== run A ==
Design battle_ship, start of the top module:
module battle_ship(
      input wire clk,			 
      input wire clr,
      input wire btnU,
      input wire btnD,
      input wire btnR,
      input wire btnL,
      input wire sel,
	    input sw,
      output wire [2:0] red,	 
      output wire [2:0] green,   
      output wire [1:0] blue,	     
      output wire [3:0] an,
      output wire [7:0] seg,
      output wire hsync,		 
      output wire vsync			 
	);
	wire clock_4Hz = clk;
	wire clock_25Mhz = clk;
	wire turn;
	wire phase;
  wire finish;
	wire [27: 0] pships;
	wire [27: 0] cships;
  wire [27: 0] c_curr_guess;
  wire [27: 0] p_curr_guess;
	assign cships = 28'b1000000100010000000000010000;
	wire db_btnR;
	wire db_btnL;
	wire db_btnU;
	wire db_btnD;
	wire db_btnSel;
	wire db_btnRst;
	debouncer db_r(
    .clk (clock_4Hz),
		.rst (clr),
    .btn_in (btnR),
    .btn_out (db_btnR)
	);
	debouncer db_l(
		.clk (clock_4Hz),
		.rst (clr),
		.btn_in (btnL),
		.btn_out (db_btnL)
	);
	debouncer db_u(
		.clk (clock_4Hz),
		.rst (clr),
		.btn_in (btnU),
		.btn_out (db_btnU)
	);
	debouncer db_d(
		.clk (clock_4Hz),
		.rst (clr),
		.btn_in (btnD),
		.btn_out (db_btnD)
	);
	debouncer db_sel(
		.clk (clock_4Hz),
		.rst (clr),
		.btn_in (sel),
		.btn_out (db_btnSel)
	);
	assign db_btnRst = clr;
	wire [27:0] cguess;
	wire [27:0] pguess;
	vga640x480 myDisplay(
		.clk(clock_25Mhz),
		.rst(clr),
		.phase(phase),
    .finish (finish),
		.cships(cships),
		.pships(pships),
		.hsync(hsync),
		.vsync(vsync),
		.cguess(cguess),
		.pguess(pguess),
		.red(red),
		.green(green),
		.blue(blue)
	);
	select_phase confirm_select(
		.clk (clock_4Hz),
		.rst (clr),
		.sel (db_btnSel),
		.seg (seg),
		.an (an),
		.phase (phase),
		.pships (pships)
	);
	select mySelections(
		.clk (clock_4Hz),
  ...
Size in the first run: about 1800 cells after synthesis, roughly 240 flip-flops.
Settings: LEC_CHECK=0, CAP_MARGIN=20, CORE_MARGIN=2, CORE_UTILIZATION=70, CTS_CLUSTER_DIAMETER=63, CTS_CLUSTER_SIZE=32, SETUP_SLACK_MARGIN=2.57, SLEW_MARGIN=20; clock period 8.68 ns.
run.sh (not shown) runs the stock make flow with config.mk's settings and CLKGATE_MAP_FILE=.
Having completed the whole flow, run A delivered a layout that passed the timing, DRC and antenna checks.
diff inputs: run A => run B
- SETUP_SLACK_MARGIN no longer set, was 2.57
- CTS_CLUSTER_DIAMETER no longer set, was 63
- CORE_UTILIZATION now 33, was 70
- CTS_CLUSTER_SIZE no longer set, was 32
- the clock period (ns, I/O delays scaled along) now 13.4, was 8.68
==> comparison <==
- Looking at top power consumer group, the sequential cells result is from run A; the clock one comes from run B.
- Area: run B vs run A -> run B larger
- Comparing transition at the pin with the smallest max-transition slack for run A and run B, the smaller number came from run B.
- Against run A, largest vdd supply drop in run B fell by more than half.
- Run B vs run A, tightest slew margin relative to the limit went up by 1.8 points.
- In the metrics for run A and run B, the one carrying the lower die size is run A.
- From run A to run B, synthesized cell count did not move at all.

---

Starting RTL as in the previous note.
// battle_ship
module battle_ship(
      input wire clk,			 
      input wire clr,
      input wire btnU,
      input wire btnD,
      input wire btnR,
      input wire btnL,
      input wire sel,
	    input sw,
      output wire [2:0] red,	 
      output wire [2:0] green,   
      output wire [1:0] blue,	     
      output wire [3:0] an,
      output wire [7:0] seg,
      output wire hsync,		 
      output wire vsync			 
	);
export LEC_CHECK = 0
export ABC_AREA = 1
export CAP_MARGIN = 20
export CORE_MARGIN = 2
export CORE_UTILIZATION = 68
export SETUP_SLACK_MARGIN = 0.82
export SLEW_MARGIN = 20
create_clock -name core_clock -period 3.32 [get_ports {clk}]
The baseline did not get past clock tree synthesis.
Edit:
ABC_AREA = default   (was 1)
CORE_UTILIZATION = 27   (was 68)
SETUP_SLACK_MARGIN = default   (was 0.82)
clock period = 4.75 ns   (was 3.32 ns; I/O delays follow)
Outcome:
- This time the run ran to the end with no violations
- synthesized area stays flat
- die size rises by 150%
- synthesized cell count fell by 16%
Power and IR drop assume default switching activity.
